==> inputs of garnet <==
## AHB2CAN_top
module AHB2CAN_top
(
	input logic HCLK, HRESETn, HWRITE, HSEL,
	input logic [31:0] HADDR, HWDATA,
	input logic [1:0] HTRANS,
	input logic [2:0] HBURST, HSIZE,
	output logic [31:0] HRDATA,
	output logic HRESP, HREADYOUT,
	input logic rx_data,
	output logic tx_data
);
==> flow/config.mk <==
export PLATFORM = sky130hd
export DESIGN_NAME = AHB2CAN_top
export DESIGN_NICKNAME = AHB2CAN_top
export VERILOG_FILES = /design/flow/design.v
export SDC_FILE = /design/flow/constraint.sdc
export NUM_CORES = 4
export LEC_CHECK = 0
export CAP_MARGIN = 20
export CORE_MARGIN = 2
export CORE_UTILIZATION = 72
export CTS_CLUSTER_SIZE = 10
export HOLD_SLACK_MARGIN = 0.29
export PLACE_DENSITY_LB_ADDON = 0.2
export SETUP_SLACK_MARGIN = 0.46
export SLEW_MARGIN = 20
==> flow/constraint.sdc <==
create_clock -name core_clock -period 1.72 [get_ports {HCLK}]
set_input_delay 0.3440 -clock core_clock [delete_from_list [all_inputs] [get_ports {HCLK}]]
set_output_delay 0.3440 -clock core_clock [all_outputs]
set_load 0.01 [all_outputs]
run.sh (not shown) runs the stock make flow with config.mk's settings and CLKGATE_MAP_FILE=.
==> inputs of willow, as changes to garnet <==
Settings changed: CAP_MARGIN 20 to 5, CTS_CLUSTER_SIZE 10 to 86, HOLD_SLACK_MARGIN 0.29 to unset, PLACE_DENSITY set to 0.66, PLACE_DENSITY_LB_ADDON 0.2 to unset, SETUP_SLACK_MARGIN 0.46 to 1.25.
==> flow/constraint.sdc (replaced) <==
create_clock -name core_clock -period 4.95 [get_ports {HCLK}]
set_input_delay 0.9900 -clock core_clock [delete_from_list [all_inputs] [get_ports {HCLK}]]
set_output_delay 0.9900 -clock core_clock [all_outputs]
set_load 0.01 [all_outputs]
==> inputs of pepper, as changes to garnet <==
Settings changed: CELL_PAD_IN_SITES_GLOBAL_PLACEMENT set to 0, CORE_MARGIN 2 to 9, CORE_UTILIZATION 72 to 48, CTS_CLUSTER_SIZE 10 to unset, HOLD_SLACK_MARGIN 0.29 to unset, MAX_ROUTING_LAYER set to met4, PLACE_DENSITY_LB_ADDON 0.2 to unset, SETUP_SLACK_MARGIN 0.46 to unset, SLEW_MARGIN 20 to 25.
==> flow/constraint.sdc (replaced) <==
create_clock -name core_clock -period 10.0 [get_ports {HCLK}]
set_input_delay 2.0000 -clock core_clock [delete_from_list [all_inputs] [get_ports {HCLK}]]
set_output_delay 2.0000 -clock core_clock [all_outputs]
set_load 0.01 [all_outputs]
==> comparison <==
pepper went through all stages and came out clean. willow completed with no timing, DRC or antenna violations. garnet failed in 5_1_grt with GRT-0232.
Between willow and pepper, the lower routed wire length is in pepper (gap about 17%, measured against pepper).
Between willow and pepper, the lower sequential share of layout area is in willow (gap 2.6 points).
Clock-buffer cell count is the same in pepper and willow.
In synthesized cell count, garnet and pepper do not differ.
In flip-flop count, willow and pepper do not differ.
Of pepper and willow, willow has the higher worst hold slack (gap 0.0098 ns).
Between willow and pepper, the lower total power is in pepper (gap about 100%, measured against pepper).
Of willow and pepper, willow has the higher final area (gap about 6%, measured against pepper).
Cell count: pepper is larger than willow (about 4%).

---

==> inputs of wip/onyx <==
Starting RTL as in the previous note.
make LEC_CHECK=0 CAP_MARGIN=20 CELL_PAD_IN_SITES_DETAIL_PLACEMENT=0 CELL_PAD_IN_SITES_GLOBAL_PLACEMENT=0 CORE_MARGIN=2 CORE_UTILIZATION=72 CTS_CLUSTER_DIAMETER=98 CTS_CLUSTER_SIZE=14 MAX_ROUTING_LAYER=met4 PLACE_DENSITY_LB_ADDON=0.28 SETUP_SLACK_MARGIN=0.62 SLEW_MARGIN=20 finish   # period 4.94 ns
==> wip/harbor (differences from wip/onyx) <==
- CTS_CLUSTER_DIAMETER: 98 -> 97
- CTS_CLUSTER_SIZE: 14 -> 29
- PLACE_DENSITY_LB_ADDON: 0.28 -> 0.14
- SETUP_SLACK_MARGIN: 0.62 -> not set
==> flow/constraint.sdc (replaced) <==
create_clock -name core_clock -period 16.0 [get_ports {HCLK}]
set_input_delay 3.2000 -clock core_clock [delete_from_list [all_inputs] [get_ports {HCLK}]]
set_output_delay 3.2000 -clock core_clock [all_outputs]
set_load 0.01 [all_outputs]
==> wip/maple (differences from wip/onyx) <==
- CELL_PAD_IN_SITES_DETAIL_PLACEMENT: 0 -> not set
- CELL_PAD_IN_SITES_GLOBAL_PLACEMENT: 0 -> not set
- CTS_CLUSTER_DIAMETER: 98 -> 100
- MAX_ROUTING_LAYER: met4 -> not set
- PLACE_DENSITY_LB_ADDON: 0.28 -> 0.29
- SETUP_SLACK_MARGIN: 0.62 -> 0.69
==> wip/raven (differences from wip/onyx) <==
- CELL_PAD_IN_SITES_DETAIL_PLACEMENT: 0 -> not set
- CELL_PAD_IN_SITES_GLOBAL_PLACEMENT: 0 -> not set
- CTS_CLUSTER_DIAMETER: 98 -> not set
- CTS_CLUSTER_SIZE: 14 -> 93
- HOLD_SLACK_MARGIN: not set -> -0.07
- MAX_ROUTING_LAYER: met4 -> not set
- PLACE_DENSITY: not set -> 0.35
- PLACE_DENSITY_LB_ADDON: 0.28 -> not set
- SETUP_SLACK_MARGIN: 0.62 -> 0.46
==> flow/constraint.sdc (replaced) <==
create_clock -name core_clock -period 1.72 [get_ports {HCLK}]
set_input_delay 0.3440 -clock core_clock [delete_from_list [all_inputs] [get_ports {HCLK}]]
set_output_delay 0.3440 -clock core_clock [all_outputs]
set_load 0.01 [all_outputs]
==> qor summary <==
Outcome: wip/harbor finished clean; wip/maple complete, but fails checks; wip/onyx finished clean; wip/raven did not finish
Failing step: wip/harbor -; wip/maple -; wip/onyx -; wip/raven 5_1_grt
Reasons for failing layout checks: wip/harbor -; wip/maple setup timing; wip/onyx -; wip/raven -
FFs & Latches: wip/harbor 749; wip/maple 749; wip/onyx 749; wip/raven -
Net switching fraction of the power: wip/harbor 22.6%; wip/maple 23.1%; wip/onyx 22.9%; wip/raven -
Inverters, non-clock: wip/harbor 45; wip/maple 45; wip/onyx 45; wip/raven -
Half-perimeter wire length after detailed placement: wip/harbor 44.9 mm; wip/maple 45.0 mm; wip/onyx 45.9 mm; wip/raven 55.3 mm
Detailed-routing wirelength on met1: wip/harbor 29.4 mm; wip/maple 30.7 mm; wip/onyx 30.8 mm; wip/raven -
Drt pass-1 iters: wip/harbor 6; wip/maple 6; wip/onyx 6; wip/raven -
Area of all placed cells without fillers: wip/harbor 33000 um^2; wip/maple 34800 um^2; wip/onyx 34500 um^2; wip/raven -
Clock insertion delay at the later pin of the skew report: wip/harbor 0.67 ns; wip/maple 0.70 ns; wip/onyx 0.70 ns; wip/raven -
Total of fill cells in the finished design: wip/harbor 2749; wip/maple 2366; wip/onyx 2419; wip/raven -
Power group with the largest share: wip/harbor registers; wip/maple registers; wip/onyx registers; wip/raven -
Destination of the worst register-to-register timing path: wip/harbor CANbus.data_stored_command[16]; wip/maple CANbus.data_stored_command[18]; wip/onyx CANbus.data_stored_command[31]; wip/raven -
Highest fanout seen on the critical path: wip/harbor 2; wip/maple 2; wip/onyx 2; wip/raven -
Internal Dissipation: wip/harbor 0.00230 W; wip/maple 0.00852 W; wip/onyx 0.00852 W; wip/raven -
Total clock buffers created by CTS: wip/harbor 29; wip/maple 59; wip/onyx 59; wip/raven 76
Cells after DPL: wip/harbor 3192; wip/maple 3215; wip/onyx 3209; wip/raven 3520
Max-Slew Margin vs Limit: wip/harbor 20.6%; wip/maple 19.9%; wip/onyx 25.3%; wip/raven -
Setup slack at placement: wip/harbor 2.94 ns; wip/maple 0.207 ns; wip/onyx 0.151 ns; wip/raven -0.976 ns

---

==> trial 1 <==
AHB2CAN_top again, from the RTL that the note above started with.
make LEC_CHECK=0 ABC_AREA=1 CAP_MARGIN=20 CELL_PAD_IN_SITES_GLOBAL_PLACEMENT=3 CORE_ASPECT_RATIO=0.95 CORE_MARGIN=9 CORE_UTILIZATION=40 CTS_CLUSTER_SIZE=65 GPL_TIMING_DRIVEN=0 MIN_ROUTING_LAYER=met1 SLEW_MARGIN=0 TNS_END_PERCENT=50 finish   # period 10.0 ns
==> build 17: changes against trial 1 <==
- ABC_AREA: 1 -> unset
- CELL_PAD_IN_SITES_GLOBAL_PLACEMENT: 3 -> unset
- CORE_ASPECT_RATIO: 0.95 -> unset
- CORE_MARGIN: 9 -> 2
- CORE_UTILIZATION: 40 -> 66
- CTS_CLUSTER_SIZE: 65 -> 39
- GPL_TIMING_DRIVEN: 0 -> unset
- MIN_ROUTING_LAYER: met1 -> unset
- SLEW_MARGIN: 0 -> 20
- TNS_END_PERCENT: 50 -> unset
==> flow/constraint.sdc (replaced) <==
create_clock -name core_clock -period 6.53 [get_ports {HCLK}]
set_input_delay 1.3060 -clock core_clock [delete_from_list [all_inputs] [get_ports {HCLK}]]
set_output_delay 1.3060 -clock core_clock [all_outputs]
set_load 0.01 [all_outputs]
==> build 85: changes against trial 1 <==
- ABC_AREA: 1 -> unset
- CELL_PAD_IN_SITES_GLOBAL_PLACEMENT: 3 -> unset
- CORE_ASPECT_RATIO: 0.95 -> unset
- CORE_MARGIN: 9 -> 2
- CORE_UTILIZATION: 40 -> 10
- CTS_CLUSTER_SIZE: 65 -> unset
- GPL_TIMING_DRIVEN: 0 -> unset
- MIN_ROUTING_LAYER: met1 -> unset
- SLEW_MARGIN: 0 -> 20
- TNS_END_PERCENT: 50 -> unset
==> flow/constraint.sdc (replaced) <==
create_clock -name core_clock -period 15.3 [get_ports {HCLK}]
set_input_delay 3.0600 -clock core_clock [delete_from_list [all_inputs] [get_ports {HCLK}]]
set_output_delay 3.0600 -clock core_clock [all_outputs]
set_load 0.01 [all_outputs]
==> impl_metrics.env <==
# physical design summary
export IMPL_dieWidth_um=353
export IMPL_rows=116
export IMPL_status="did not finish"
export IMPL_aoi_share=0.189
export IMPL_synth_avg_cell_area_um2=6.33
export IMPL_die_h_um=336
export IMPL_tool_error="[ERROR GPL-0301] Utilization 101.289 % exceeds 100%."
export IMPL_last_stage_reached="global placement without I/O"
export IMPL_mux_area_frac=0
the above is filed under trial 1

==> impl_metrics.env <==
# source this file to load flow results
export IMPL_dieWidth_um=221
export IMPL_rows=79
export IMPL_synth_avg_cell_area_um2=11.1
export IMPL_die_h_um=221
export IMPL_mux_area_frac=0.120
export IMPL_status="timing/DRC/antenna clean"
the above is filed under build 17

==> impl_metrics.env <==
# source this file to load flow results
export IMPL_status="timing/DRC/antenna clean"
export IMPL_die_h_um=562
export IMPL_mux_area_frac=0.120
export IMPL_aoi_share=0.214
export IMPL_dieWidth_um=562
the above is filed under build 85

No activity file was given, so power comes from the tool's default toggle rates.
